[design/flow/run.sh]
#!/bin/bash
# the make line also repeats each setting of config.mk as NAME=value (left out here)
make -C /OpenROAD-flow-scripts/flow DESIGN_CONFIG=/design/flow/config.mk WORK_HOME=/design/flow/orfs CLKGATE_MAP_FILE= finish
[design/flow/config.mk]
export PLATFORM = sky130hd
export DESIGN_NAME = FIR
export DESIGN_NICKNAME = FIR
export VERILOG_FILES = /design/flow/design.v
export SDC_FILE = /design/flow/constraint.sdc
export NUM_CORES = 4
export LEC_CHECK = 0
export ABC_AREA = 1
export CAP_MARGIN = 20
export CELL_PAD_IN_SITES_GLOBAL_PLACEMENT = 2
export CORE_ASPECT_RATIO = 0.68
export CORE_MARGIN = 2
export CORE_UTILIZATION = 40
export PLACE_DENSITY_LB_ADDON = 0.13
export SLEW_MARGIN = 30
[design/flow/constraint.sdc]
create_clock -name core_clock -period 4.2 [get_ports {clk}]
set_input_delay 0.8400 -clock core_clock [delete_from_list [all_inputs] [get_ports {clk}]]
set_output_delay 0.8400 -clock core_clock [all_outputs]
set_load 0.01 [all_outputs]
[design/flow/design.v]
`timescale 1ns / 1ps
module FIR #
(
    parameter inbit = 11,		 
    parameter outbit = 23,		
    parameter n=32
)
(
    input rst,
    input clk,
    input wire signed [inbit-1:0] infix,
    output reg signed [outbit-1:0] outfix
);
reg signed [outbit-1:0] mul [0:31];
reg signed [outbit-1:0] add [0:30];
integer  i;
wire signed [outbit-1:0] sh1,sh2,sh3,sh5;
wire signed [outbit-1:0] w0,w1,w2,w3,w4,w5,w6,w7,w8,w9,w10,w11,w12,w13,w14;  
assign sh1 = infix<<1;
assign sh2 = infix<<2;
assign sh3 = infix<<3;
assign sh5 = infix<<5;
assign w0 = infix; 
assign w1 = sh1; 
assign w2 = -infix; 
assign w3 = -sh1-infix;	 
assign w4 = sh2;  
assign w5 = sh1+infix;  
assign w6 = -sh2-infix;	 
assign w7 = -sh2-sh1;	 
assign w8 =sh2+infix;	 
assign w9 = sh3+sh2;	 
assign w10 = -sh1;		 
assign w11 = -(infix<<4) - (sh2 + sh1);	 
assign w12 = -sh3-infix;			 
assign w13 = (sh5)+(sh3+sh2)+(sh1+infix);		 
assign w14 = (infix<<6)+(sh5+sh2)+(sh1+infix);		 
always @(posedge clk) begin
    if (rst) begin
		outfix <= 0;
    end else begin 
		outfix <= mul[0] +add[0];
	end
end
always @(posedge clk) begin
    if (rst) begin
        for(i=0;i<32;i=i+1)
			mul[i] <= 0;
    end else begin 
        mul[0] <= w0;
        mul[1] <= w1;
		mul[2] <= w2;
		mul[3] <= w3;
		mul[4] <=0;
		mul[5] <= w4;
		mul[6] <= w5;
		mul[7] <= w6;
		mul[8] <= w7;
		mul[9] <= w8;
		mul[10] <= w9;
		mul[11] <= w10;
		mul[12] <= w11;
		mul[13] <= w12;
		mul[14] <= w13;
		mul[15] <= w14;
		mul[16] <= w14;
		mul[17] <= w13;
		mul[18] <= w12;
		mul[19] <= w11;
		mul[20] <= w10;
		mul[21] <= w9;
		mul[22] <= w8;
		mul[23] <= w7;
		mul[24] <= w6;
		mul[25] <= w5;
		mul[26] <= w4;
		mul[27] <= 0;
		mul[28] <= w3;
		mul[29] <= w2;
		mul[30] <= w1;
		mul[31] <= w0;
    end
end
always @(posedge clk) begin
    if (rst) begin
        for(i=0;i<31;i=i+1)
			add[i] <= 0;
    end else begin 
        add[0] <= mul[1]+add[1];
        add[1] <= mul[2]+add[2];
		add[2] <= mul[3]+add[3];
		add[3] <= add[4];
		add[4] <= mul[5]+add[5];
		add[5] <= mul[6]+add[6];
		add[6] <= mul[7]+add[7];
		add[7] <= mul[8]+add[8];
		add[8] <= mul[9]+add[9];
		add[9] <= mul[10]+add[10];
		add[10] <= mul[11]+add[11];
		add[11] <= mul[12]+add[12];
		add[12] <= mul[13]+add[13];
		add[13] <= mul[14]+add[14];
		add[14] <= mul[15]+add[15];
		add[15] <= mul[16]+add[16];
		add[16] <= mul[17]+add[17];
		add[17] <= mul[18]+add[18];
		add[18] <= mul[19]+add[19];
		add[19] <= mul[20]+add[20];
		add[20] <= mul[21]+add[21];
		add[21] <= mul[22]+add[22];
		add[22] <= mul[23]+add[23];
		add[23] <= mul[24]+add[24];
		add[24] <= mul[25]+add[25];
		add[25] <= mul[26]+add[26];
		add[26] <= add[27];
		add[27] <= mul[28]+add[28];
		add[28] <= mul[29]+add[29];
		add[29] <= mul[30]+add[30];
		add[30] <= mul[31];
    end
end
endmodule
==> flow_summary.json, run 1 <==
{
  "clock_path_buffers": 3,
  "critPathCapture": "mul[14][12]",
  "io_buffers": 35,
  "ys_top_cells_by_count": "nand2_1, nor2_1, inv_1",
  "endpoint_kind": "flop",
  "seq_power_share_pct": 32.5,
  "p_per_area_mw_per_mm2": 498,
  "drt_pass1_iterations": 6,
  "clock_latency_ns": 0.76,
  "fin_cells": 12200,
  "crit_top_cell": "buf_4",
  "ios": 36,
  "first_iter_violations": 7716,
  "syn-cell-area_mm2": 0.0642,
  "top_logic_kind": "simple AND/OR/NAND/NOR gates",
  "fmax_ghz": 0.250,
  "min_period_ns": 4.01,
  "core_area_mm2": 0.160,
  "maxPowerGroup": "combinational cells",
  "numCtsBuffers": 96,
  "fp_util_pct": 40.2,
  "postRouteAntennaNets": 0,
  "status": "timing/DRC/antenna clean",
  "yosys.cell_types.count": 51,
  "topCellsByArea": "dfxtp_1, ha_1, nand2_1",
  "fin_skew_ns": 0.0411,
  "clock_power_mw": 9.37,
  "rr_endpoint": "add[5][16]",
  "rsz0062_at_grt": "no",
  "cpPeakStageDelay_ns": 0.49,
  "ys_async_sr_fraction_pct": 0,
  "clk_pin_slew_ns": 0.06,
  "intPower_mw": 20.2,
  "mux_area_share_pct": 0,
  "setup_slack_ns": 0.195,
  "ys_sh_simple_pct": 27.9,
  "yosys_warnings": 3,
  "gr-total-overflow": 0,
  "tns_ns": 0,
  "slew-limit-headroom_pct": 21.0,
  "grt-busiest-layer": "met1",
  "synthAoiAreaFrac_pct": 19.0,
  "synth_top_cell_by_area": "dfxtp_1",
  "fill_cells": 16800,
  "power_leakage_nw": 35.9,
  "arrival_ns": 4.66,
  "remaining_drc_errors": 0,
  "grt_pass1_wl_um": 397000,
  "path_cells": "clkdlybuf4s50_1 > inv_1 > ha_1 > a21oi_1 > o21ai_1 > a21oi_2 > o21ai_0 > xor2_1 > buf_4 > buf_4 > buf_4 > fa_1 > inv_1 > ha_1 > a21oi_1 > o21ai_0 > a21oi_2 > o21ai_0 > buf_4 > a21oi_1",
  "crit_type": "primary input to flop",
  "cap_violations": 0,
  "place_congestion": 0.953,
  "fin_worst_hold_slack_ns": 0.398,
  "yosys_area_mm2": 0.0642,
  "cts_sinks": 881,
  "hold_viol": 0,
  "r2r_slack_ns": 0.55,
  "min_from": "add[27][16]",
  "synth_nets": 10500,
  "cts-htree-levels": 3,
  "dieArea_mm2": 0.164,
  "p_sw_mw": 15.8,
  "fin_nets": 10800,
  "synth-xor-area-share_pct": 0.999,
  "cp_num_buf_inv": 7,
  "die_x_um": 490,
  "root_buffer": "clkbuf_16",
  "grt_util_met1_pct": 56.2,
  "syn_inst": 9692,
  "rows": 121,
  "use_met3_pct": 7.04,
  "required_ns": 4.85,
  "finalClockPeriodUsage_pct": 95.4,
  "worst_pin_slew_ns": 1.18,
  "warnings": 57,
  "syn_avg_cell_area_um2": 6.63,
  "min_path_cells": 2,
  "grt_max_degree": 125,
  "placed_cells": 12000,
  "irDropWorstVdd_uv": 318,
  "globalRouteMet2Util_pct": 38.3,
  "r2r-start": "mul[16][0]",
  "grt_usage_pct": 32.3,
  "antenna_found_initial": 28,
  "place_ws_ns": -0.778,
  "die_h_um": 334,
  "dpl.hpwl_um": 227000,
  "hold_path.class": "flop to flop",
  "edf_count": 0,
  "synth_seq_share_pct": 27.5,
  "finalSetupViolations": 0,
  "vias": 66900,
  "netlist.area_leader.share_pct": 27.5,
  "critical_path.top_delay_family": "AND-OR/OR-AND gates",
  "wl_per_cell_um": 22.4,
  "worstHoldEndpoint": "add[26][16]",
  "reg2regPathDepth": 11,
  "p_clk_share_pct": 26.0,
  "viasPerCell": 5.48,
  "cp_max_fo": 3,
  "area_growth_pct": 12.6,
  "ys_cells": 9692,
  "startpoint_type": "primary input",
  "swShare_pct": 43.8,
  "routed_wl_um": 274000,
  "cts_tree": "done",
  "cp_slowest_cell": "clkdlybuf4s50_1",
  "postPlaceCellArea_mm2": 0.0688,
  "p_comb_share_pct": 41.5,
  "slew_violations": 0,
  "final_area_mm2": 0.0723,
  "comb_power_mw": 15.0,
  "p_seq_mw": 11.7,
  "startpoint": "infix[5]",
  "top_cell": "nand2_1",
  "adder_share_pct": 16.8,
  "synthFlopType": "dfxtp_1",
  "grt_pass1_vias": 59400,
  "path_depth": 20,
  "ys_ff": 881
}
per-layer routing:
layer | wire length, µm | vias up | part of all wire [%]
met2 | 90700 | 2574 | 33
met4 | 3270 | 10 | 1.2
met3 | 27400 | 192 | 10
met5 | 68 | - | 0.025
li1 | - | 32800 | -
met1 | 152000 | 31300 | 56
metrics by stage:
stage	power (mW)	util, %
2_1_floorplan	20.1	-
3_3_place_gp	26.2	43.1
3_5_place_dp	26.2	43.1
4_1_cts	35.6	45.2
5_1_grt	38.1	45.3
6_report	36.0	45.3
area by class of cell:
class / instances / area, µm² / area share (%)
diodes: 9 / 22.5 / 0.0311
multi-input cells: 7480 / 41600 / 57.6
well taps: 2152 / 2690 / 3.72
inverters: 1219 / 4590 / 6.35
clock inverters: 55 / 762 / 1.05
flip-flops and latches: 881 / 17600 / 24.4
repair buffers: 273 / 2310 / 3.19
clock buffers: 125 / 2670 / 3.69
what timing repair did:
item | 4_1_cts | 5_1_grt
buffers inserted | 0 | 2
hold buffers | 0 | 0
setup endpoints to repair | 0 | 14
endpoints found under the hold margin | 0 | 0
gates resized | 0 | 18
==> inputs of run 2 (changes only) <==
- ABC_AREA: 1 -> 0
- CAP_MARGIN: 20 -> 15
- CELL_PAD_IN_SITES_GLOBAL_PLACEMENT: 2 -> not set
- CORE_ASPECT_RATIO: 0.68 -> not set
- CORE_UTILIZATION: 40 -> 72
- PLACE_DENSITY_LB_ADDON: 0.13 -> 0.01
- SETUP_SLACK_MARGIN: not set -> 0.97
- SLEW_MARGIN: 30 -> 20
- clock period: 4.2 -> 3.44 ns (I/O delays scaled with it)
==> flow_summary.json, run 2 <==
{
  "status": "aborted with a tool error",
  "stop_stage": "global routing",
  "tool.error": "[ERROR GRT-0232] Routing congestion too high. Check the congestion heatmap in the GUI.",
  "place_congestion": 0.999,
  "ys_ff": 881,
  "syn-cell-area_mm2": 0.0549,
  "dpl.hpwl_um": 125000,
  "numCtsBuffers": 96,
  "synthFlopType": "dfxtp_1",
  "synth_top_cell_by_area": "dfxtp_1",
  "io_buffers": 35,
  "clock_path_buffers": 3,
  "synth-xor-area-share_pct": 9.61,
  "yosys.cell_types.count": 81,
  "die_x_um": 280,
  "fp_util_pct": 72.5,
  "cts_sinks": 881,
  "core_area_mm2": 0.0757,
  "top_cell": "nor2_1",
  "mux_area_share_pct": 0.189,
  "yosys_area_mm2": 0.0549,
  "cts-htree-levels": 3,
  "yosys_warnings": 3,
  "root_buffer": "clkbuf_16",
  "rows": 101,
  "top_logic_kind": "adder cells",
  "synth_seq_share_pct": 32.1,
  "ys_top_cells_by_count": "nor2_1, dfxtp_1, ha_1",
  "ys_sh_simple_pct": 17.1,
  "ios": 36,
  "grt_usage_pct": 60.5,
  "netlist.area_leader.share_pct": 32.1,
  "die_h_um": 280,
  "synth_nets": 7107,
  "ys_cells": 6273,
  "syn_inst": 6273,
  "synthAoiAreaFrac_pct": 18.8,
  "postPlaceCellArea_mm2": 0.0607,
  "syn_avg_cell_area_um2": 8.75,
  "topCellsByArea": "dfxtp_1, ha_1, nor2_1",
  "gr-total-overflow": 102,
  "ys_async_sr_fraction_pct": 0,
  "dieArea_mm2": 0.0784,
  "hold_buffers": 0,
  "edf_count": 0,
  "adder_share_pct": 19.6,
  "place_ws_ns": -1.70
}
## run 2: repair_timing
item                       in CTS
buffers inserted               32
cloned                          0
setup endpoints to repair     468
gates resized                 267
pin swaps                     156
## run 2: metal layers
| metal | track usage, % | overflow |
|---|---|---|
| met5 | 12.6 | 0 |
| met4 | 62.5 | 54 |
| met3 | 35.3 | 0 |
| met2 | 86.2 | 46 |
| met1 | 58.2 | 2 |
## run 2: through the flow
stage | TNS, ns | hold WS [ns] | cells | power [mW]
after CTS | -4.21 | 0.418 | 7786 | 42.3
after detailed placement | -73.08 | 0.422 | 7573 | 30.4
after global placement | -65.93 | 0.416 | 7573 | 29.9
after floorplan | -11.41 | 0.414 | 6273 | 25.4
==> inputs of run 3 (changes only) <==
- ABC_AREA: 0 -> not set
- CAP_MARGIN: 15 -> 35
- CELL_PAD_IN_SITES_GLOBAL_PLACEMENT: not set -> 1
- CORE_UTILIZATION: 72 -> 36
- CTS_CLUSTER_SIZE: not set -> 64
- MIN_ROUTING_LAYER: not set -> met2
- PLACE_DENSITY_LB_ADDON: 0.01 -> 0.11
- SETUP_SLACK_MARGIN: 0.97 -> not set
- clock period: 3.44 -> 6.19 ns (I/O delays scaled with it)
==> flow_summary.json, run 3 <==
{
  "drt_pass1_iterations": 9,
  "remaining_drc_errors": 0,
  "post_cts_resized": 0,
  "slew-limit-headroom_pct": 29.7,
  "dpl.hpwl_um": 138000,
  "min_period_ns": 5.46,
  "synth-xor-area-share_pct": 9.61,
  "clock_latency_ns": 0.78,
  "synth_seq_share_pct": 32.1,
  "irDropWorstVdd_uv": 259,
  "path_cells": "clkdlybuf4s50_1 > buf_4 > inv_1 > ha_1 > nand4_1 > nor2_2 > nand2_1 > ha_1 > and2_1 > a32oi_1 > inv_1 > and3_1 > a21oi_1 > a31oi_1 > o41ai_1 > xnor2_1 > nor2_1",
  "hold_path.class": "flop to flop",
  "gr-total-overflow": 0,
  "yosys_area_mm2": 0.0549,
  "cp_num_buf_inv": 4,
  "warnings": 73,
  "ys_ff": 881,
  "vias": 63200,
  "antenna_found_initial": 2,
  "area_growth_pct": 12.6,
  "cts_sinks": 881,
  "p_seq_mw": 7.70,
  "edf_count": 0,
  "io_buffers": 35,
  "finalClockPeriodUsage_pct": 88.2,
  "cts_tree": "done",
  "ys_top_cells_by_count": "nor2_1, dfxtp_1, ha_1",
  "syn_avg_cell_area_um2": 8.75,
  "top_cell": "nor2_1",
  "top_logic_kind": "adder cells",
  "slew_violations": 0,
  "cts-htree-levels": 3,
  "grt_usage_pct": 35.1,
  "grt_max_degree": 146,
  "first_iter_violations": 9217,
  "p_clk_share_pct": 29.4,
  "clk_pin_slew_ns": 0.06,
  "arrival_ns": 6.10,
  "grt_pass1_vias": 68100,
  "core_area_mm2": 0.152,
  "ys_sh_simple_pct": 17.1,
  "intPower_mw": 14.5,
  "ys_cells": 6273,
  "startpoint_type": "primary input",
  "cap_violations": 0,
  "viasPerCell": 7.42,
  "comb_power_mw": 8.84,
  "grt_pass1_wl_um": 277000,
  "status": "timing/DRC/antenna clean",
  "r2r-start": "mul[1][2]",
  "cp_max_fo": 17,
  "place_congestion": 0.966,
  "seq_power_share_pct": 32.9,
  "p_comb_share_pct": 37.8,
  "required_ns": 6.83,
  "die_h_um": 394,
  "p_sw_mw": 8.93,
  "wl_per_cell_um": 21.8,
  "numCtsBuffers": 109,
  "rsz0062_at_grt": "no",
  "maxPowerGroup": "combinational cells",
  "hold_viol": 0,
  "yosys_warnings": 3,
  "topCellsByArea": "dfxtp_1, ha_1, nor2_1",
  "fin_skew_ns": 0.0699,
  "critPathCapture": "mul[3][22]",
  "syn-cell-area_mm2": 0.0549,
  "postPlaceCellArea_mm2": 0.0579,
  "synthFlopType": "dfxtp_1",
  "endpoint_kind": "flop",
  "synth_top_cell_by_area": "dfxtp_1",
  "fin_nets": 7208,
  "critical_path.top_delay_family": "simple AND/OR/NAND/NOR gates",
  "die_x_um": 394,
  "worstHoldEndpoint": "add[3][2]",
  "worst_pin_slew_ns": 1.05,
  "clock_path_buffers": 3,
  "routed_wl_um": 185000,
  "cpPeakStageDelay_ns": 0.76,
  "fmax_ghz": 0.183,
  "crit_type": "primary input to flop",
  "reg2regPathDepth": 13,
  "fill_cells": 15500,
  "fin_worst_hold_slack_ns": 0.426,
  "hold_buffers": 0,
  "ys_async_sr_fraction_pct": 0,
  "yosys.cell_types.count": 81,
  "netlist.area_leader.share_pct": 32.1,
  "dieArea_mm2": 0.156,
  "rows": 143,
  "mux_area_share_pct": 0.189,
  "fp_util_pct": 36.2,
  "swShare_pct": 38.1,
  "clock_power_mw": 6.88,
  "total_power_mw": 23.4,
  "final_area_mm2": 0.0618,
  "cp_slowest_cell": "nor2_2",
  "syn_inst": 6273,
  "min_from": "add[4][2]",
  "startpoint": "infix[0]",
  "power_leakage_nw": 28.4,
  "synth_nets": 7107,
  "adder_share_pct": 19.6,
  "finalSetupViolations": 0,
  "path_depth": 17,
  "min_path_cells": 1,
  "p_per_area_mw_per_mm2": 379,
  "root_buffer": "clkbuf_16",
  "final_util_pct": 40.7,
  "tns_ns": 0,
  "ios": 36,
  "synthAoiAreaFrac_pct": 18.8,
  "postRouteAntennaNets": 0,
  "r2r_slack_ns": 1.96,
  "post_cts_buffers": 0,
  "rr_endpoint": "add[21][22]"
}
-- run 3: final cells by class --
cell class                      instances  area, µm²  area share [%]
Antenna cell                            8       20.0          0.0324
Clock buffer                          162       3180            5.14
Clock inverter                         43        636            1.03
Inverter                              252        946            1.53
Multi-Input combinational cell       5019      35800            58.0
Sequential cell                       881      17600            28.5
Tap cell                             2030       2540            4.11
Timing Repair Buffer                  111        995            1.61
-- run 3: through the flow --
step | std cells | setup slack, ns
4_1_cts | 8489 | 0.920
6_report | 8506 | 0.728
2_1_floorplan | 6273 | 0.916
3_3_place_gp | 8282 | 0.133
3_5_place_dp | 8284 | 0.173
5_1_grt | 8498 | 0.471
-- run 3: metal layers --
layer / routed length [µm] / GRT usage [%] / up-vias
met5: 1640 / 9.88 / -
met4: 13300 / 4.76 / 46
met3: 71300 / 43.6 / 1387
met2: 99000 / 45.1 / 17300
met1: 0 / - / 22300
li1: - / - / 22100
==> inputs of run 4 (changes only) <==
- CAP_MARGIN: 35 -> 20
- CELL_PAD_IN_SITES_GLOBAL_PLACEMENT: 1 -> not set
- CORE_UTILIZATION: 36 -> 40
- CTS_CLUSTER_SIZE: 64 -> not set
- MIN_ROUTING_LAYER: met2 -> not set
- PLACE_DENSITY_LB_ADDON: 0.11 -> not set
- clock period: 6.19 -> 3.14 ns (I/O delays scaled with it)
==> flow_summary.json, run 4 <==
{
  "endpoint_kind": "flop",
  "grt_pass1_vias": 47900,
  "place_ws_ns": -1.99,
  "vias": 47100,
  "p_sw_mw": 17.3,
  "root_buffer": "clkbuf_16",
  "fill_cells": 12700,
  "core_area_mm2": 0.136,
  "setup_slack_ns": -0.668,
  "top_cell": "nor2_1",
  "syn-cell-area_mm2": 0.0549,
  "cts_sinks": 881,
  "irDropWorstVdd_uv": 463,
  "warnings": 63,
  "clock_path_buffers": 3,
  "fin_cells": 8887,
  "edf_count": 0,
  "crit_type": "primary input to flop",
  "cap_violations": 0,
  "reg2regPathDepth": 13,
  "place_congestion": 0.923,
  "grt-busiest-layer": "met2",
  "hold_buffers": 0,
  "maxPowerGroup": "combinational cells",
  "netlist.area_leader.share_pct": 32.1,
  "clk_pin_slew_ns": 0.06,
  "cp_slowest_cell": "fa_2",
  "critical_path.top_delay_family": "adder cells",
  "critPathCapture": "mul[16][17]",
  "ys_top_cells_by_count": "nor2_1, dfxtp_1, ha_1",
  "gr-total-overflow": 0,
  "die_h_um": 374,
  "worstHoldEndpoint": "mul[2][16]",
  "r2r_slack_ns": -0.05,
  "slew-limit-headroom_pct": 34.7,
  "p_per_area_mw_per_mm2": 695,
  "synthFlopType": "dfxtp_1",
  "use_met3_pct": 2.75,
  "grt_pass1_wl_um": 259000,
  "intPower_mw": 30.7,
  "required_ns": 3.71,
  "cts-htree-levels": 3,
  "io_buffers": 35,
  "ys_ff": 881,
  "cp_num_buf_inv": 2,
  "so.violations": "setup timing",
  "yosys_area_mm2": 0.0549,
  "comb_power_mw": 20.0,
  "worst_pin_slew_ns": 0.979,
  "placed_cells": 8638,
  "clock_power_mw": 13.1,
  "drt_pass1_iterations": 5,
  "path_depth": 20,
  "yosys.cell_types.count": 81,
  "cpPeakStageDelay_ns": 0.54,
  "routed_wl_um": 167000,
  "comb_area_mm2": 0.0383,
  "cts_tree": "done",
  "ys_cells": 6273,
  "dpl.hpwl_um": 129000,
  "hold_viol": 0,
  "area_growth_pct": 25.7,
  "antenna_found_initial": 3,
  "rr_endpoint": "outfix[22]",
  "min_from": "rst",
  "die_x_um": 374,
  "mux_area_share_pct": 0.189,
  "swShare_pct": 36.1,
  "seq_power_share_pct": 30.9,
  "min_path_cells": 2,
  "fin_nets": 7849,
  "fmax_ghz": 0.263,
  "synth_top_cell_by_area": "dfxtp_1",
  "startpoint_type": "primary input",
  "viasPerCell": 5.30,
  "p_clk_share_pct": 27.3,
  "rsz0062_at_grt": "yes",
  "crit_top_cell": "ha_4",
  "clock_latency_ns": 0.74,
  "synth_seq_share_pct": 32.1,
  "fin_skew_ns": 0.0325,
  "synth-xor-area-share_pct": 9.61,
  "finalClockPeriodUsage_pct": 121,
  "globalRouteMet2Util_pct": 42.7,
  "yosys_warnings": 3,
  "grt_max_degree": 188,
  "adder_share_pct": 19.6,
  "r2r-start": "mul[16][0]",
  "hold_path.class": "primary input to flop",
  "p_seq_mw": 14.8,
  "path_cells": "buf_8 > ha_4 > fa_2 > a21oi_2 > nor2_2 > nor2_2 > xnor2_2 > fa_2 > inv_2 > ha_4 > ha_4 > a21o_1 > a21oi_2 > nor2b_1 > o21a_1 > o41a_1 > a31oi_4 > o21bai_1 > xnor2_1 > nor2_1",
  "p_comb_share_pct": 41.8,
  "topCellsByArea": "dfxtp_1, ha_1, nor2_1",
  "first_iter_violations": 2559,
  "finalSetupViolations": 21,
  "postRouteAntennaNets": 0,
  "arrival_ns": 4.38,
  "wl_per_cell_um": 18.8,
  "cp_max_fo": 3,
  "syn_avg_cell_area_um2": 8.75,
  "ios": 36,
  "dieArea_mm2": 0.140,
  "flop_area_mm2": 0.0177,
  "syn_inst": 6273,
  "synthAoiAreaFrac_pct": 18.8,
  "numCtsBuffers": 104,
  "power_leakage_nw": 32.1,
  "startpoint": "infix[0]",
  "remaining_drc_errors": 0,
  "status": "complete, but fails checks",
  "min_period_ns": 3.81,
  "rows": 135,
  "grt_util_met1_pct": 27.6,
  "slew_violations": 0,
  "ys_sh_simple_pct": 17.1,
  "ys_async_sr_fraction_pct": 0,
  "top_logic_kind": "adder cells",
  "fp_util_pct": 40.4,
  "synth_nets": 7107,
  "grt_usage_pct": 23.3
}
[run 4: timing repair]
item / CTS / global route
pin swaps: 120 / 240
resized: 254 / 269
setup buffers: 33 / 37
endpoints found under the setup margin: 221 / 192
[run 4: final cells by class]
cell class              instances  area share [%]
clock inverters                44           0.941
clock buffers                 152            4.43
inverters                     252            1.43
flip-flops and latches        881            25.6
diodes                          1         0.00363
repair buffers                757            8.87
multi-input cells            5019            55.5
well taps                    1781            3.23
[run 4: routing by layer]
layer	wire [µm]	vias up
li1	-	23600
met1	71800	22500
met2	82800	731
met3	5220	300
met4	7250	0
met5	0	-
[run 4: metrics by stage]
| step | area, µm² | hold WS [ns] | total power [mW] | util [%] | setup TNS (ns) |
|---|---|---|---|---|---|
| finish | 69000 | 0.276 | 48.0 | 50.8 | -8.17 |
| global route | 69000 | 0.258 | 50.9 | 50.8 | -11.97 |
| CTS | 67600 | 0.224 | 47.4 | 49.7 | -7.01 |
| detailed placement | 62600 | 0.423 | 33.4 | 46.1 | -127.11 |
| global placement | 62600 | 0.416 | 33.2 | 46.1 | -122.93 |
| floorplan | 55400 | 0.414 | 27.4 | - | -17.93 |
==> inputs of run 5 (changes only) <==
- CORE_UTILIZATION: 40 -> 59
- SETUP_SLACK_MARGIN: not set -> -0.25
- clock period: 3.14 -> 2.82 ns (I/O delays scaled with it)
==> flow_summary.json, run 5 <==
{
  "cp_slowest_cell": "fa_1",
  "remaining_drc_errors": 0,
  "worstHoldEndpoint": "add[3][22]",
  "cts_sinks": 881,
  "fp_util_pct": 59.7,
  "fin_skew_ns": 0.0428,
  "finalSetupViolations": 231,
  "p_comb_share_pct": 44.3,
  "rows": 111,
  "min_path_cells": 2,
  "cpPeakStageDelay_ns": 0.49,
  "fin_nets": 8134,
  "warnings": 65,
  "yosys_area_mm2": 0.0549,
  "p_sw_mw": 20.1,
  "cts-htree-levels": 3,
  "setup_slack_ns": -0.853,
  "cts_tree": "done",
  "synthFlopType": "dfxtp_1",
  "startpoint": "infix[0]",
  "placed_cells": 8386,
  "reg2regPathDepth": 13,
  "io_buffers": 35,
  "ys_top_cells_by_count": "nor2_1, dfxtp_1, ha_1",
  "dieArea_mm2": 0.0955,
  "synthAoiAreaFrac_pct": 18.8,
  "wl_per_cell_um": 20.3,
  "postRouteAntennaNets": 0,
  "grt_max_degree": 170,
  "place_congestion": 0.995,
  "first_iter_violations": 2667,
  "routed_wl_um": 175000,
  "worst_pin_slew_ns": 0.870,
  "antenna_found_initial": 2,
  "hold_buffers": 0,
  "path_depth": 20,
  "dpl.hpwl_um": 132000,
  "intPower_mw": 34.9,
  "edf_count": 0,
  "required_ns": 3.40,
  "final_util_pct": 76.8,
  "slew-limit-headroom_pct": 42.0,
  "min_from": "rst",
  "drt_pass1_iterations": 6,
  "cp_num_buf_inv": 4,
  "place_ws_ns": -2.15,
  "power_leakage_nw": 33.5,
  "mux_area_share_pct": 0.189,
  "p_clk_share_pct": 25.3,
  "synth_top_cell_by_area": "dfxtp_1",
  "swShare_pct": 36.6,
  "endpoint_kind": "flop",
  "grt_pass1_wl_um": 265000,
  "r2r-start": "mul[16][1]",
  "core_area_mm2": 0.0919,
  "irDropWorstVdd_uv": 684,
  "grt_pass1_vias": 49500,
  "startpoint_type": "primary input",
  "so.violations": "setup timing",
  "clock_latency_ns": 0.72,
  "hold_path.class": "primary input to flop",
  "p_per_area_mw_per_mm2": 778,
  "r2r_slack_ns": -0.40,
  "critPathCapture": "mul[16][13]",
  "maxPowerGroup": "combinational cells",
  "clock_power_mw": 13.9,
  "syn_inst": 6273,
  "seq_power_share_pct": 30.4,
  "ys_async_sr_fraction_pct": 0,
  "cp_max_fo": 4,
  "slew_violations": 0,
  "rr_endpoint": "add[1][19]",
  "synth_nets": 7107,
  "die_x_um": 309,
  "grt_usage_pct": 35.7,
  "top_logic_kind": "adder cells",
  "status": "complete, but fails checks",
  "ys_cells": 6273,
  "vias": 49000,
  "crit_top_cell": "a21oi_2",
  "synth-xor-area-share_pct": 9.61,
  "area_growth_pct": 28.6,
  "ys_sh_simple_pct": 17.1,
  "clk_pin_slew_ns": 0.06,
  "fin_worst_hold_slack_ns": 0.226,
  "path_cells": "buf_6 > ha_4 > fa_2 > a21oi_2 > nor2_1 > nor2_2 > buf_4 > o21bai_1 > a21oi_2 > o21bai_1 > a21oi_2 > xor2_1 > inv_1 > fa_1 > ha_4 > o41a_1 > a31oi_4 > buf_4 > xor2_1 > nor2_1",
  "yosys_warnings": 3,
  "arrival_ns": 4.26,
  "comb_power_mw": 24.3,
  "critical_path.top_delay_family": "AND-OR/OR-AND gates",
  "synth_seq_share_pct": 32.1,
  "numCtsBuffers": 99,
  "adder_share_pct": 19.6,
  "fin_cells": 8629,
  "yosys.cell_types.count": 81,
  "cap_violations": 0,
  "finalClockPeriodUsage_pct": 130,
  "die_h_um": 309,
  "ios": 36,
  "ys_ff": 881,
  "min_period_ns": 3.67,
  "top_cell": "nor2_1",
  "crit_type": "primary input to flop",
  "netlist.area_leader.share_pct": 32.1,
  "fill_cells": 6679,
  "root_buffer": "clkbuf_16",
  "viasPerCell": 5.68,
  "topCellsByArea": "dfxtp_1, ha_1, nor2_1",
  "gr-total-overflow": 0,
  "fmax_ghz": 0.272,
  "clock_path_buffers": 3,
  "syn-cell-area_mm2": 0.0549,
  "p_seq_mw": 16.7,
  "hold_viol": 0,
  "rsz0062_at_grt": "yes",
  "syn_avg_cell_area_um2": 8.75
}
## run 5: metrics by stage
stage                     cell area, µm²  TNS [ns]  total power, mW
after floorplan                    55400    -35.80             30.5
after global placement             64200   -173.25             38.5
after detailed placement           64200   -179.93             38.9
after CTS                          68900    -42.42             53.7
after global routing               70600    -65.91             57.9
final                              70600    -32.14             54.9
## run 5: final cells by class
cell class	count	area [µm²]	area share, %
multi-input cells	5019	38500	54.6
flip-flops and latches	881	17600	25.0
repair buffers	1047	8370	11.9
clock buffers	137	2840	4.03
well taps	1243	1560	2.20
inverters	252	986	1.40
clock inverters	48	666	0.943
diodes	2	5.00	0.00709
## run 5: metal layers
metal | vias up | track usage (%) | wire length [µm]
met5 | - | 0 | 0
met4 | 0 | 23.0 | 13100
met3 | 521 | 4.69 | 7030
met2 | 1161 | 64.3 | 86300
met1 | 23200 | 39.3 | 68400
li1 | 24200 | - | -
## run 5: timing repair
item,CTS,global route
buffers inserted,39,54
resized,213,313
gates cloned,0,1
endpoints found under the setup margin,176,193
pin swaps,118,233
==> inputs of run 6 (changes only) <==
- ABC_AREA: not set -> 1
- CAP_MARGIN: 20 -> 0
- CELL_PAD_IN_SITES_GLOBAL_PLACEMENT: not set -> 1
- CORE_ASPECT_RATIO: not set -> 0.64
- CORE_UTILIZATION: 59 -> 41
- CTS_CLUSTER_DIAMETER: not set -> 348
- HOLD_SLACK_MARGIN: not set -> -0.01
- MIN_ROUTING_LAYER: not set -> met2
- PLACE_DENSITY_LB_ADDON: not set -> 0.21
- SETUP_SLACK_MARGIN: -0.25 -> not set
- SLEW_MARGIN: 20 -> 5
- clock period: 2.82 -> 4.2 ns (I/O delays scaled with it)
==> flow_summary.json, run 6 <==
{
  "status": "aborted with a tool error",
  "stop_stage": "global routing",
  "tool.error": "[ERROR GRT-0116] Global routing finished with congestion. Check the congestion regions in the DRC Viewer.",
  "cts_sinks": 881,
  "rows": 116,
  "ys_top_cells_by_count": "nand2_1, nor2_1, inv_1",
  "post_cts_resized": 1,
  "post_cts_buffers": 0,
  "core_area_mm2": 0.156,
  "die_h_um": 321,
  "synth_nets": 10500,
  "mux_area_share_pct": 0,
  "netlist.area_leader.share_pct": 27.5,
  "syn_avg_cell_area_um2": 6.63,
  "top_logic_kind": "simple AND/OR/NAND/NOR gates",
  "yosys_area_mm2": 0.0642,
  "syn_inst": 9692,
  "postPlaceCellArea_mm2": 0.0690,
  "synthAoiAreaFrac_pct": 19.0,
  "synthFlopType": "dfxtp_1",
  "topCellsByArea": "dfxtp_1, ha_1, nand2_1",
  "dpl.hpwl_um": 228000,
  "ys_async_sr_fraction_pct": 0,
  "yosys_warnings": 3,
  "io_buffers": 35,
  "grt_usage_pct": 66.8,
  "ys_sh_simple_pct": 27.9,
  "cts-htree-levels": 3,
  "die_x_um": 499,
  "hold_buffers": 0,
  "yosys.cell_types.count": 51,
  "synth_top_cell_by_area": "dfxtp_1",
  "placed_cells": 12000,
  "dieArea_mm2": 0.160,
  "ys_cells": 9692,
  "ios": 36,
  "synth-xor-area-share_pct": 0.999,
  "ys_ff": 881,
  "numCtsBuffers": 94,
  "edf_count": 0,
  "fp_util_pct": 41.2,
  "top_cell": "nand2_1",
  "adder_share_pct": 16.8,
  "root_buffer": "clkbuf_16",
  "syn-cell-area_mm2": 0.0642,
  "clock_path_buffers": 3,
  "synth_seq_share_pct": 27.5,
  "gr-total-overflow": 373,
  "place_congestion": 1.10
}
[run 6: per-stage QoR]
stage / setup slack (ns) / utilization (%)
2_1_floorplan: 0.0135 / -
3_3_place_gp: -0.751 / 44.3
3_5_place_dp: -0.824 / 44.3
4_1_cts: 0.00687 / 46.4
[run 6: metal layers]
layer	overflow	GRT usage, %
met1	-	-
met2	4	68.8
met3	314	85.6
met4	1	31.8
met5	54	63.0
==> inputs of run 7 (changes only) <==
- CAP_MARGIN: 0 -> 15
- CELL_PAD_IN_SITES_GLOBAL_PLACEMENT: 1 -> not set
- CORE_ASPECT_RATIO: 0.64 -> not set
- CORE_UTILIZATION: 41 -> 70
- CTS_CLUSTER_DIAMETER: 348 -> not set
- CTS_CLUSTER_SIZE: not set -> 36
- HOLD_SLACK_MARGIN: -0.01 -> not set
- MIN_ROUTING_LAYER: met2 -> not set
- PLACE_DENSITY_LB_ADDON: 0.21 -> not set
- SETUP_SLACK_MARGIN: not set -> -0.25
- SLEW_MARGIN: 5 -> 20
- clock period: 4.2 -> 3.45 ns (I/O delays scaled with it)
==> flow_summary.json, run 7 <==
{
  "status": "complete, but fails checks",
  "so.violations": "setup timing",
  "dieArea_mm2": 0.0942,
  "fin_nets": 10900,
  "required_ns": 4.06,
  "slew_violations": 0,
  "min_from": "add[30][0]",
  "final_area_mm2": 0.0721,
  "cp_max_fo": 5,
  "finalSetupViolations": 7,
  "ys_top_cells_by_count": "nand2_1, nor2_1, inv_1",
  "intPower_mw": 24.8,
  "critPathCapture": "mul[16][15]",
  "synthFlopType": "dfxtp_1",
  "cts_tree": "done",
  "ys_cells": 9692,
  "area_growth_pct": 12.2,
  "hold_path.class": "flop to flop",
  "root_buffer": "clkbuf_16",
  "startpoint": "infix[9]",
  "syn-cell-area_mm2": 0.0642,
  "grt_pass1_wl_um": 351000,
  "min_period_ns": 3.54,
  "setup_slack_ns": -0.0852,
  "first_iter_violations": 8467,
  "grt_usage_pct": 47.6,
  "cp_slowest_cell": "clkdlybuf4s50_1",
  "fmax_ghz": 0.283,
  "remaining_drc_errors": 0,
  "ys_async_sr_fraction_pct": 0,
  "maxPowerGroup": "combinational cells",
  "critical_path.top_delay_family": "buffers and inverters",
  "drt_pass1_iterations": 12,
  "ios": 36,
  "path_cells": "clkdlybuf4s50_1 > clkinvlp_4 > buf_4 > ha_2 > nand2_2 > buf_4 > o2111ai_4 > fa_1 > ha_1 > buf_4 > nand2_1 > nor2_2 > nand3_1 > o2111ai_1 > buf_4 > a21oi_1",
  "antenna_found_initial": 16,
  "vias": 69600,
  "clock_path_buffers": 3,
  "irDropWorstVdd_uv": 687,
  "total_power_mw": 42.8,
  "gr-total-overflow": 0,
  "r2r-start": "mul[16][0]",
  "fp_util_pct": 70.4,
  "place_ws_ns": -1.10,
  "cap_violations": 0,
  "synth_nets": 10500,
  "synth-xor-area-share_pct": 0.999,
  "rr_endpoint": "add[6][10]",
  "hold_viol": 0,
  "cpPeakStageDelay_ns": 0.54,
  "synth_seq_share_pct": 27.5,
  "top_logic_kind": "simple AND/OR/NAND/NOR gates",
  "edf_count": 0,
  "viasPerCell": 6.15,
  "synthAoiAreaFrac_pct": 19.0,
  "top_cell": "nand2_1",
  "cts-htree-levels": 3,
  "ys_ff": 881,
  "p_sw_mw": 18.0,
  "cp_num_buf_inv": 6,
  "adder_share_pct": 16.8,
  "crit_top_cell": "buf_4",
  "postPlaceCellArea_mm2": 0.0685,
  "seq_power_share_pct": 32.8,
  "topCellsByArea": "dfxtp_1, ha_1, nand2_1",
  "die_x_um": 307,
  "place_congestion": 1.16,
  "syn_avg_cell_area_um2": 6.63,
  "finalClockPeriodUsage_pct": 102,
  "cts_sinks": 881,
  "reg2regPathDepth": 13,
  "io_buffers": 35,
  "grt_max_degree": 106,
  "clock_power_mw": 11.1,
  "crit_type": "primary input to flop",
  "yosys_area_mm2": 0.0642,
  "swShare_pct": 42.0,
  "core_area_mm2": 0.0912,
  "wl_per_cell_um": 20.4,
  "p_clk_share_pct": 25.8,
  "warnings": 58,
  "power_leakage_nw": 36.4,
  "worst_pin_slew_ns": 1.15,
  "numCtsBuffers": 94,
  "arrival_ns": 4.14,
  "routed_wl_um": 230000,
  "synth_top_cell_by_area": "dfxtp_1",
  "grt_pass1_vias": 64900,
  "startpoint_type": "primary input",
  "worstHoldEndpoint": "add[29][0]",
  "rows": 111,
  "clk_pin_slew_ns": 0.06,
  "yosys_warnings": 3,
  "p_seq_mw": 14.1,
  "postRouteAntennaNets": 0,
  "r2r_slack_ns": 0.07,
  "netlist.area_leader.share_pct": 27.5,
  "syn_inst": 9692,
  "fill_cells": 6980,
  "mux_area_share_pct": 0,
  "endpoint_kind": "flop",
  "comb_power_mw": 17.7,
  "hold_buffers": 0,
  "yosys.cell_types.count": 51,
  "fin_skew_ns": 0.0292,
  "p_per_area_mw_per_mm2": 594,
  "p_comb_share_pct": 41.3,
  "ys_sh_simple_pct": 27.9,
  "die_h_um": 307,
  "slew-limit-headroom_pct": 23.4,
  "dpl.hpwl_um": 179000,
  "min_path_cells": 2,
  "clock_latency_ns": 0.70,
  "path_depth": 16
}
==> run 7: cell type report <==
type                            instances  area, µm²  area share, %
Antenna cell                            6       15.0         0.0208
Clock buffer                          115       2620           3.63
Multi-Input combinational cell       7480      42000           58.2
Clock inverter                         59        739           1.03
Sequential cell                       881      17600           24.5
Inverter                             1219       4610           6.40
Tap cell                             1186       1480           2.06
Timing Repair Buffer                  370       3030           4.21
==> run 7: metal layers <==
| layer | wire length, µm | share of wire (%) | up-vias | GRT usage (%) |
|---|---|---|---|---|
| met1 | 85600 | 37 | 31100 | 58.4 |
| met3 | 30700 | 13 | 1094 | 13.6 |
| met2 | 94300 | 41 | 4415 | 71.8 |
| met5 | 94 | 0.041 | - | 0 |
| li1 | - | - | 33000 | - |
| met4 | 19600 | 8.5 | 14 | 33.5 |
==> run 7: stage by stage <==
step                      instances  setup TNS (ns)  hold WS [ns]  util [%]
after floorplan                9692           -4.33         0.388         -
after detailed placement      11100          -43.16         0.392      75.1
after global routing          11300           -3.17         0.413      79.0
after global placement        11100          -36.38         0.389      75.1
after CTS                     11300           -2.89         0.372      78.8
final                         11300          -0.266         0.394      79.0
==> run 7: what timing repair did <==
action / 4_1_cts / 5_1_grt
resized: 9 / 31
pin swaps: 3 / 21
setup endpoints to repair: 9 / 16
setup buffers: 0 / 6
==> inputs of run 8 (changes only) <==
- CAP_MARGIN: 15 -> 0
- CELL_PAD_IN_SITES_DETAIL_PLACEMENT: not set -> 2
- CELL_PAD_IN_SITES_GLOBAL_PLACEMENT: not set -> 2
- CORE_ASPECT_RATIO: not set -> 0.59
- CORE_UTILIZATION: 70 -> 46
- CTS_CLUSTER_DIAMETER: not set -> 348
- CTS_CLUSTER_SIZE: 36 -> not set
- HOLD_SLACK_MARGIN: not set -> -0.01
- MAX_ROUTING_LAYER: not set -> met4
- MIN_ROUTING_LAYER: not set -> met2
- PLACE_DENSITY_LB_ADDON: not set -> 0.21
- SETUP_SLACK_MARGIN: -0.25 -> not set
- SLEW_MARGIN: 20 -> 5
- clock period: 3.45 -> 4.02 ns (I/O delays scaled with it)
==> flow_summary.json, run 8 <==
{
  "yosys_area_mm2": 0.0642,
  "tool.error": "[ERROR DPL-0033] detailed placement checks failed during check placement.",
  "yosys.cell_types.count": 51,
  "synth_top_cell_by_area": "dfxtp_1",
  "io_buffers": 35,
  "syn-cell-area_mm2": 0.0642,
  "place_congestion": 1.24,
  "yosys_warnings": 3,
  "edf_count": 0,
  "status": "aborted with a tool error",
  "ys_cells": 9692,
  "synth_seq_share_pct": 27.5,
  "core_area_mm2": 0.139,
  "rows": 105,
  "syn_avg_cell_area_um2": 6.63,
  "dieArea_mm2": 0.143,
  "ys_async_sr_fraction_pct": 0,
  "ios": 36,
  "die_h_um": 291,
  "ys_ff": 881,
  "syn_inst": 9692,
  "die_x_um": 491,
  "mux_area_share_pct": 0,
  "top_cell": "nand2_1",
  "synthAoiAreaFrac_pct": 19.0,
  "ys_top_cells_by_count": "nand2_1, nor2_1, inv_1",
  "synthFlopType": "dfxtp_1",
  "adder_share_pct": 16.8,
  "fp_util_pct": 46.3,
  "topCellsByArea": "dfxtp_1, ha_1, nand2_1",
  "stop_stage": "detailed placement",
  "netlist.area_leader.share_pct": 27.5,
  "synth-xor-area-share_pct": 0.999,
  "top_logic_kind": "simple AND/OR/NAND/NOR gates",
  "synth_nets": 10500,
  "ys_sh_simple_pct": 27.9
}
[run 8: metrics by stage]
step           cell area, µm²  hold WS, ns  instances
3_3_place_gp            68700        0.392      11800
2_1_floorplan           64300        0.388       9692
==> inputs of run 9 (changes only) <==
- ABC_AREA: 1 -> not set
- CAP_MARGIN: 0 -> 20
- CELL_PAD_IN_SITES_DETAIL_PLACEMENT: 2 -> not set
- CELL_PAD_IN_SITES_GLOBAL_PLACEMENT: 2 -> not set
- CORE_ASPECT_RATIO: 0.59 -> not set
- CORE_UTILIZATION: 46 -> 70
- CTS_CLUSTER_DIAMETER: 348 -> not set
- CTS_CLUSTER_SIZE: not set -> 37
- HOLD_SLACK_MARGIN: -0.01 -> not set
- MAX_ROUTING_LAYER: met4 -> not set
- MIN_ROUTING_LAYER: met2 -> not set
- PLACE_DENSITY_LB_ADDON: 0.21 -> not set
- SETUP_SLACK_MARGIN: not set -> -0.19
- SLEW_MARGIN: 5 -> 20
- clock period: 4.02 -> 2.83 ns (I/O delays scaled with it)
==> flow_summary.json, run 9 <==
{
  "status": "aborted with a tool error",
  "stop_stage": "global routing",
  "tool.error": "[ERROR GRT-0232] Routing congestion too high. Check the congestion heatmap in the GUI.",
  "synthAoiAreaFrac_pct": 18.8,
  "grt_usage_pct": 60.8,
  "ys_cells": 6273,
  "rows": 102,
  "synth_seq_share_pct": 32.1,
  "synth_top_cell_by_area": "dfxtp_1",
  "mux_area_share_pct": 0.189,
  "cts_sinks": 881,
  "gr-total-overflow": 7,
  "dieArea_mm2": 0.0807,
  "ys_async_sr_fraction_pct": 0,
  "postPlaceCellArea_mm2": 0.0636,
  "syn_inst": 6273,
  "dpl.hpwl_um": 130000,
  "syn-cell-area_mm2": 0.0549,
  "ys_sh_simple_pct": 17.1,
  "synth-xor-area-share_pct": 9.61,
  "top_cell": "nor2_1",
  "yosys.cell_types.count": 81,
  "die_x_um": 284,
  "yosys_area_mm2": 0.0549,
  "numCtsBuffers": 95,
  "placed_cells": 8107,
  "topCellsByArea": "dfxtp_1, ha_1, nor2_1",
  "netlist.area_leader.share_pct": 32.1,
  "io_buffers": 35,
  "syn_avg_cell_area_um2": 8.75,
  "place_congestion": 0.995,
  "ys_ff": 881,
  "die_h_um": 284,
  "fp_util_pct": 70.7,
  "clock_path_buffers": 3,
  "yosys_warnings": 3,
  "edf_count": 0,
  "adder_share_pct": 19.6,
  "ys_top_cells_by_count": "nor2_1, dfxtp_1, ha_1",
  "top_logic_kind": "adder cells",
  "synthFlopType": "dfxtp_1",
  "core_area_mm2": 0.0776,
  "root_buffer": "clkbuf_16",
  "ios": 36,
  "hold_buffers": 0,
  "synth_nets": 7107,
  "cts-htree-levels": 3
}
==> run 9: routing by layer <==
layer	overflow	global-route usage [%]
met5	0	11.4
met2	1	86.8
met1	0	59.1
met3	0	35.0
met4	6	62.7
==> run 9: repair_timing <==
item,4_1_cts
gates resized,290
pin swaps,213
endpoints found under the setup margin,203
setup buffers,79
cloned,1
==> run 9: through the flow <==
| step | setup WS [ns] | setup TNS, ns | util (%) |
|---|---|---|---|
| after CTS | -0.872 | -31.70 | 88.5 |
| after detailed placement | -2.13 | -174.75 | 81.9 |
| after global placement | -2.08 | -158.49 | 81.9 |
| after floorplan | -1.42 | -33.62 | - |
==> inputs of run 10 (changes only) <==
- CTS_CLUSTER_SIZE: 37 -> 36
- SETUP_SLACK_MARGIN: -0.19 -> -0.25
- clock period: 2.83 -> 3.58 ns (I/O delays scaled with it)
==> flow_summary.json, run 10 <==
{
  "finalSetupViolations": 28,
  "die_x_um": 284,
  "slew-limit-headroom_pct": 34.0,
  "final_area_mm2": 0.0630,
  "root_buffer": "clkbuf_16",
  "drt_pass1_iterations": 5,
  "yosys_warnings": 3,
  "cp_num_buf_inv": 8,
  "slew_violations": 0,
  "arrival_ns": 4.49,
  "so.violations": "setup timing",
  "critical_path.top_delay_family": "AND-OR/OR-AND gates",
  "ys_top_cells_by_count": "nor2_1, dfxtp_1, ha_1",
  "area_growth_pct": 14.8,
  "cpPeakStageDelay_ns": 0.57,
  "synthFlopType": "dfxtp_1",
  "critPathCapture": "mul[14][12]",
  "ys_ff": 881,
  "dpl.hpwl_um": 123000,
  "adder_share_pct": 19.6,
  "reg2regPathDepth": 13,
  "crit_top_cell": "buf_4",
  "top_cell": "nor2_1",
  "swShare_pct": 36.6,
  "min_path_cells": 1,
  "postRouteAntennaNets": 0,
  "endpoint_kind": "flop",
  "synth_seq_share_pct": 32.1,
  "antenna_found_initial": 3,
  "worstHoldEndpoint": "add[26][18]",
  "min_period_ns": 3.98,
  "place_congestion": 0.979,
  "fp_util_pct": 70.7,
  "viasPerCell": 6.08,
  "synth_top_cell_by_area": "dfxtp_1",
  "p_sw_mw": 14.6,
  "startpoint": "infix[1]",
  "yosys.cell_types.count": 81,
  "die_h_um": 284,
  "cap_violations": 0,
  "rsz0062_at_grt": "yes",
  "grt_pass1_vias": 48800,
  "r2r-start": "mul[16][0]",
  "required_ns": 4.09,
  "p_clk_share_pct": 26.4,
  "core_area_mm2": 0.0776,
  "mux_area_share_pct": 0.189,
  "antennaDiodeCount": 0,
  "startpoint_type": "primary input",
  "cp_slowest_cell": "fa_1",
  "intPower_mw": 25.2,
  "p_comb_share_pct": 40.7,
  "topCellsByArea": "dfxtp_1, ha_1, nor2_1",
  "finalClockPeriodUsage_pct": 111,
  "hold_viol": 0,
  "total_power_mw": 39.8,
  "cts-htree-levels": 3,
  "io_buffers": 35,
  "ios": 36,
  "syn_avg_cell_area_um2": 8.75,
  "r2r_slack_ns": -0.07,
  "netlist.area_leader.share_pct": 32.1,
  "postPlaceCellArea_mm2": 0.0593,
  "fin_nets": 7531,
  "ys_async_sr_fraction_pct": 0,
  "power_leakage_nw": 29.9,
  "top_logic_kind": "adder cells",
  "rr_endpoint": "add[24][22]",
  "worst_pin_slew_ns": 0.990,
  "yosys_area_mm2": 0.0549,
  "synth-xor-area-share_pct": 9.61,
  "p_seq_mw": 13.1,
  "min_from": "add[27][18]",
  "gr-total-overflow": 0,
  "dieArea_mm2": 0.0807,
  "rows": 102,
  "comb_power_mw": 16.2,
  "synthAoiAreaFrac_pct": 18.8,
  "path_depth": 22,
  "irDropWorstVdd_uv": 652,
  "clk_pin_slew_ns": 0.06,
  "remaining_drc_errors": 0,
  "p_per_area_mw_per_mm2": 632,
  "syn-cell-area_mm2": 0.0549,
  "edf_count": 0,
  "cp_max_fo": 5,
  "synth_nets": 7107,
  "first_iter_violations": 3207,
  "crit_type": "primary input to flop",
  "fin_skew_ns": 0.0275,
  "grt_usage_pct": 39.5,
  "syn_inst": 6273,
  "ys_cells": 6273,
  "setup_slack_ns": -0.400,
  "maxPowerGroup": "combinational cells",
  "routed_wl_um": 162000,
  "numCtsBuffers": 94,
  "fmax_ghz": 0.251,
  "status": "complete, but fails checks",
  "cts_tree": "done",
  "hold_path.class": "flop to flop",
  "grt_max_degree": 205,
  "path_cells": "buf_8 > buf_6 > buf_6 > ha_2 > a21o_1 > a21oi_4 > o21bai_4 > a21oi_4 > buf_4 > xor2_2 > inv_1 > buf_4 > buf_4 > fa_1 > ha_4 > nor2b_1 > o21a_1 > o41a_1 > a31oi_1 > buf_4 > xor2_1 > nor2_1",
  "clock_path_buffers": 3,
  "seq_power_share_pct": 32.9,
  "clock_latency_ns": 0.67,
  "cts_sinks": 881,
  "clock_power_mw": 10.5,
  "ys_sh_simple_pct": 17.1,
  "warnings": 62,
  "grt_pass1_wl_um": 253000,
  "vias": 47600,
  "wl_per_cell_um": 20.7
}
run 10: what timing repair did:
item,CTS,global route
gates cloned,0,0
endpoints found under the setup margin,26,24
setup buffers,8,9
hold buffers,0,0
gates resized,40,27
pin swaps,30,30
run 10: metrics by stage:
| stage | utilization (%) | cells | hold WS (ns) | setup slack [ns] | TNS (ns) |
|---|---|---|---|---|---|
| 6_report | 81.2 | 7818 | 0.435 | -0.400 | -4.46 |
| 3_5_place_dp | 76.5 | 7626 | 0.420 | -1.53 | -70.95 |
| 3_3_place_gp | 76.5 | 7626 | 0.415 | -1.50 | -68.01 |
| 5_1_grt | 81.2 | 7818 | 0.448 | -0.542 | -12.73 |
| 2_1_floorplan | - | 6273 | 0.414 | -0.823 | -9.16 |
| 4_1_cts | 81.0 | 7810 | 0.433 | -0.465 | -6.11 |
run 10: area by class of cell:
cell class                      count  area, µm²
Clock buffer                      131       2750
Clock inverter                     46        589
Fill cell                        5195      14600
Inverter                          252        953
Multi-Input combinational cell   5019      36200
Sequential cell                   881      17600
Tap cell                         1040       1300
Timing Repair Buffer              449       3570
run 10: layer usage:
metal  routed length [µm]  vias to the layer above  track usage [%]
met1                60500                    22400             42.4
met5                   25                        -                0
met3                 8340                      643             5.30
met2                79300                     1523             71.2
li1                     -                    23000                -
met4                13400                        4             28.6
==> inputs of run 11 (changes only) <==
- CORE_UTILIZATION: 70 -> 40
- CTS_CLUSTER_SIZE: 36 -> not set
- SETUP_SLACK_MARGIN: -0.25 -> -0.4
- clock period: 3.58 -> 4.13 ns (I/O delays scaled with it)
==> flow_summary.json, run 11 <==
{
  "status": "complete, but fails checks",
  "so.violations": "setup timing",
  "root_buffer": "clkbuf_16",
  "ys_top_cells_by_count": "nor2_1, dfxtp_1, ha_1",
  "crit_top_cell": "inv_1",
  "p_sw_mw": 12.4,
  "hold_buffers": 0,
  "power_leakage_nw": 29.7,
  "syn_inst": 6273,
  "p_seq_mw": 11.3,
  "place_congestion": 0.941,
  "fmax_ghz": 0.229,
  "die_h_um": 374,
  "synthFlopType": "dfxtp_1",
  "viasPerCell": 5.33,
  "synthAoiAreaFrac_pct": 18.8,
  "fill_cells": 13100,
  "yosys_warnings": 3,
  "ys_cells": 6273,
  "cp_slowest_cell": "fa_1",
  "min_path_cells": 1,
  "top_cell": "nor2_1",
  "rows": 135,
  "startpoint_type": "primary input",
  "cpPeakStageDelay_ns": 0.54,
  "first_iter_violations": 2524,
  "fin_skew_ns": 0.0319,
  "adder_share_pct": 19.6,
  "drt_pass1_iterations": 5,
  "final_area_mm2": 0.0634,
  "p_per_area_mw_per_mm2": 540,
  "worstHoldEndpoint": "add[3][6]",
  "p_comb_share_pct": 38.9,
  "path_cells": "clkdlybuf4s50_1 > inv_1 > buf_4 > ha_1 > inv_1 > xnor2_2 > fa_1 > inv_1 > ha_4 > ha_1 > a21o_1 > a21oi_2 > nor2b_1 > o21a_1 > o41a_1 > a31oi_4 > o21ai_2 > xnor2_1 > nor2_1",
  "intPower_mw": 21.9,
  "hold_path.class": "flop to flop",
  "cp_num_buf_inv": 5,
  "finalClockPeriodUsage_pct": 106,
  "synth-xor-area-share_pct": 9.61,
  "grt_max_degree": 134,
  "dpl.hpwl_um": 124000,
  "clock_power_mw": 9.60,
  "ios": 36,
  "synth_seq_share_pct": 32.1,
  "irDropWorstVdd_uv": 342,
  "grt_usage_pct": 22.4,
  "slew_violations": 0,
  "warnings": 61,
  "netlist.area_leader.share_pct": 32.1,
  "dieArea_mm2": 0.140,
  "critical_path.top_delay_family": "adder cells",
  "tns_ns": -0.921,
  "clk_pin_slew_ns": 0.06,
  "r2r_slack_ns": 0.44,
  "p_clk_share_pct": 28.0,
  "wl_per_cell_um": 18.7,
  "postPlaceCellArea_mm2": 0.0598,
  "hold_viol": 0,
  "cts_tree": "done",
  "rr_endpoint": "add[24][22]",
  "clock_path_buffers": 3,
  "swShare_pct": 36.1,
  "synth_nets": 7107,
  "yosys.cell_types.count": 81,
  "flop_area_mm2": 0.0176,
  "ys_sh_simple_pct": 17.1,
  "vias": 45300,
  "maxPowerGroup": "combinational cells",
  "finalSetupViolations": 8,
  "final_util_pct": 46.7,
  "worst_pin_slew_ns": 0.868,
  "critPathCapture": "mul[16][15]",
  "cts-htree-levels": 3,
  "comb_area_mm2": 0.0360,
  "fin_nets": 7464,
  "synth_top_cell_by_area": "dfxtp_1",
  "ys_async_sr_fraction_pct": 0,
  "path_depth": 19,
  "cp_max_fo": 3,
  "routed_wl_um": 159000,
  "yosys_area_mm2": 0.0549,
  "cap_violations": 0,
  "required_ns": 4.71,
  "area_growth_pct": 15.5,
  "min_period_ns": 4.37,
  "cts_sinks": 881,
  "top_logic_kind": "adder cells",
  "syn-cell-area_mm2": 0.0549,
  "die_x_um": 374,
  "remaining_drc_errors": 0,
  "io_buffers": 35,
  "postRouteAntennaNets": 0,
  "endpoint_kind": "flop",
  "core_area_mm2": 0.136,
  "mux_area_share_pct": 0.189,
  "numCtsBuffers": 102,
  "grt_pass1_vias": 45900,
  "fp_util_pct": 40.4,
  "seq_power_share_pct": 33.1,
  "min_from": "add[4][6]",
  "antenna_found_initial": 3,
  "gr-total-overflow": 0,
  "clock_latency_ns": 0.74,
  "crit_type": "primary input to flop",
  "arrival_ns": 4.95,
  "slew-limit-headroom_pct": 42.2,
  "edf_count": 0,
  "startpoint": "infix[4]",
  "fin_worst_hold_slack_ns": 0.435,
  "setup_slack_ns": -0.236,
  "topCellsByArea": "dfxtp_1, ha_1, nor2_1",
  "r2r-start": "mul[16][1]",
  "place_ws_ns": -1.22,
  "comb_power_mw": 13.3,
  "ys_ff": 881,
  "syn_avg_cell_area_um2": 8.75,
  "reg2regPathDepth": 12,
  "grt_pass1_wl_um": 249000
}
==> run 11: layer usage <==
layer / global-route usage (%) / part of all wire, % / vias up
met4: 9.27 / 4.4 / 0
met3: 2.63 / 3.1 / 304
li1: - / - / 22800
met5: 0 / 0 / -
met2: 40.5 / 49 / 765
met1: 26.7 / 43 / 21400
==> run 11: final cells by class <==
| class | count | share of cell area, % |
|---|---|---|
| Multi-Input combinational cell | 5019 | 56.8 |
| Sequential cell | 881 | 27.8 |
| Timing Repair Buffer | 374 | 4.74 |
| Clock buffer | 141 | 4.62 |
| Tap cell | 1781 | 3.51 |
| Inverter | 252 | 1.50 |
| Clock inverter | 47 | 0.995 |
| Antenna cell | 1 | 0.00395 |
==> run 11: timing repair <==
item,CTS,global route
setup buffers,1,4
cloned,0,0
gates resized,1,16
setup endpoints to repair,1,12
pin swaps,0,11
==> run 11: per-stage QoR <==
stage / power [mW] / cells
5_1_grt: 36.5 / 8495
4_1_cts: 34.3 / 8492
3_3_place_gp: 24.4 / 8303
2_1_floorplan: 20.7 / 6273
6_report: 34.2 / 8496
3_5_place_dp: 24.6 / 8303
==> inputs of run 12 (changes only) <==
- CORE_UTILIZATION: 40 -> 59
- SETUP_SLACK_MARGIN: -0.4 -> -0.22
- clock period: 4.13 -> 2.84 ns (I/O delays scaled with it)
==> flow_summary.json, run 12 <==
{
  "numCtsBuffers": 100,
  "finalSetupViolations": 208,
  "hold_path.class": "primary input to flop",
  "topCellsByArea": "dfxtp_1, ha_1, nor2_1",
  "routed_wl_um": 176000,
  "r2r-start": "mul[16][0]",
  "cpPeakStageDelay_ns": 0.53,
  "ys_async_sr_fraction_pct": 0,
  "ys_cells": 6273,
  "min_path_cells": 2,
  "clock_path_buffers": 3,
  "finalClockPeriodUsage_pct": 132,
  "path_cells": "buf_8 > ha_4 > fa_2 > a21oi_2 > nor2_1 > nor2_2 > buf_4 > xnor2_2 > fa_2 > inv_2 > ha_4 > ha_4 > a21o_1 > a21oi_4 > nor2b_1 > o21a_1 > o41a_1 > a31oi_4 > o21bai_1 > xnor2_1 > nor2_1",
  "irDropWorstVdd_uv": 703,
  "adder_share_pct": 19.6,
  "gr-total-overflow": 0,
  "antenna_found_initial": 5,
  "p_comb_share_pct": 44.2,
  "warnings": 62,
  "p_clk_share_pct": 25.6,
  "p_seq_mw": 16.6,
  "comb_power_mw": 24.2,
  "synth-xor-area-share_pct": 9.61,
  "p_per_area_mw_per_mm2": 775,
  "fin_nets": 8123,
  "worst_pin_slew_ns": 0.729,
  "grt_max_degree": 136,
  "syn-cell-area_mm2": 0.0549,
  "antennaDiodeCount": 0,
  "ys_sh_simple_pct": 17.1,
  "synth_top_cell_by_area": "dfxtp_1",
  "rr_endpoint": "outfix[22]",
  "cap_violations": 0,
  "status": "complete, but fails checks",
  "startpoint": "infix[1]",
  "maxPowerGroup": "combinational cells",
  "grt_usage_pct": 35.9,
  "ys_ff": 881,
  "yosys_area_mm2": 0.0549,
  "clock_latency_ns": 0.71,
  "cp_slowest_cell": "fa_2",
  "dpl.hpwl_um": 132000,
  "area_growth_pct": 28.9,
  "synthAoiAreaFrac_pct": 18.8,
  "mux_area_share_pct": 0.189,
  "die_x_um": 309,
  "cts_tree": "done",
  "critical_path.top_delay_family": "adder cells",
  "arrival_ns": 4.32,
  "top_logic_kind": "adder cells",
  "fin_worst_hold_slack_ns": 0.252,
  "wl_per_cell_um": 20.4,
  "fmax_ghz": 0.267,
  "netlist.area_leader.share_pct": 32.1,
  "seq_power_share_pct": 30.2,
  "drt_pass1_iterations": 5,
  "rows": 111,
  "root_buffer": "clkbuf_16",
  "yosys.cell_types.count": 81,
  "use_met3_pct": 4.92,
  "cp_max_fo": 3,
  "edf_count": 0,
  "syn_inst": 6273,
  "core_area_mm2": 0.0919,
  "p_sw_mw": 19.9,
  "required_ns": 3.42,
  "clock_power_mw": 14.0,
  "worstHoldEndpoint": "add[25][21]",
  "synth_nets": 7107,
  "tns_ns": -29.62,
  "intPower_mw": 34.9,
  "fp_util_pct": 59.7,
  "yosys_warnings": 3,
  "crit_top_cell": "ha_4",
  "rsz0062_at_grt": "yes",
  "path_depth": 21,
  "reg2regPathDepth": 14,
  "globalRouteMet2Util_pct": 65.2,
  "cp_num_buf_inv": 3,
  "vias": 49300,
  "ios": 36,
  "final_util_pct": 77.0,
  "critPathCapture": "mul[16][17]",
  "fin_skew_ns": 0.0293,
  "place_congestion": 0.970,
  "min_from": "rst",
  "remaining_drc_errors": 0,
  "top_cell": "nor2_1",
  "grt-busiest-layer": "met2",
  "r2r_slack_ns": -0.34,
  "syn_avg_cell_area_um2": 8.75,
  "dieArea_mm2": 0.0955,
  "setup_slack_ns": -0.902,
  "so.violations": "setup timing",
  "postRouteAntennaNets": 0,
  "ys_top_cells_by_count": "nor2_1, dfxtp_1, ha_1",
  "cts_sinks": 881,
  "hold_viol": 0,
  "startpoint_type": "primary input",
  "viasPerCell": 5.72,
  "slew_violations": 0,
  "endpoint_kind": "flop",
  "die_h_um": 309,
  "io_buffers": 35,
  "power_leakage_nw": 33.6,
  "first_iter_violations": 2746,
  "grt_util_met1_pct": 38.5,
  "hold_buffers": 0,
  "fill_cells": 6611,
  "min_period_ns": 3.74,
  "clk_pin_slew_ns": 0.06,
  "synth_seq_share_pct": 32.1,
  "slew-limit-headroom_pct": 50.9,
  "grt_pass1_wl_um": 267000,
  "swShare_pct": 36.4,
  "crit_type": "primary input to flop",
  "grt_pass1_vias": 50100,
  "cts-htree-levels": 3,
  "synthFlopType": "dfxtp_1"
}
[run 12: routing by layer]
layer / share of wire, % / wire, µm
met1: 38 / 67600
met2: 50 / 87400
met3: 4.0 / 7010
met4: 7.8 / 13700
met5: 0.0080 / 14
[run 12: metrics by stage]
stage | cell area (µm²) | std cells | total power [mW] | worst slack (ns)
floorplan | 55400 | 6273 | 30.3 | -1.41
global placement | 64000 | 8358 | 38.2 | -2.11
detailed placement | 64000 | 8358 | 38.5 | -2.14
CTS | 69000 | 8588 | 53.5 | -0.823
global route | 70800 | 8616 | 57.8 | -1.09
finish | 70800 | 8616 | 54.9 | -0.902
[run 12: cell type report]
type                    count  area [µm²]  area share, %
well taps                1243        1560           2.20
flip-flops and latches    881       17700           25.0
clock buffers             140        2920           4.13
repair buffers           1035        8260           11.7
inverters                 252         988           1.40
clock inverters            46         636          0.898
multi-input cells        5019       38700           54.7
[run 12: what timing repair did]
action / CTS / global route
pin swaps: 135 / 259
endpoints found under the setup margin: 204 / 198
gates resized: 265 / 319
setup buffers: 53 / 60
Power and IR drop assume default switching activity.
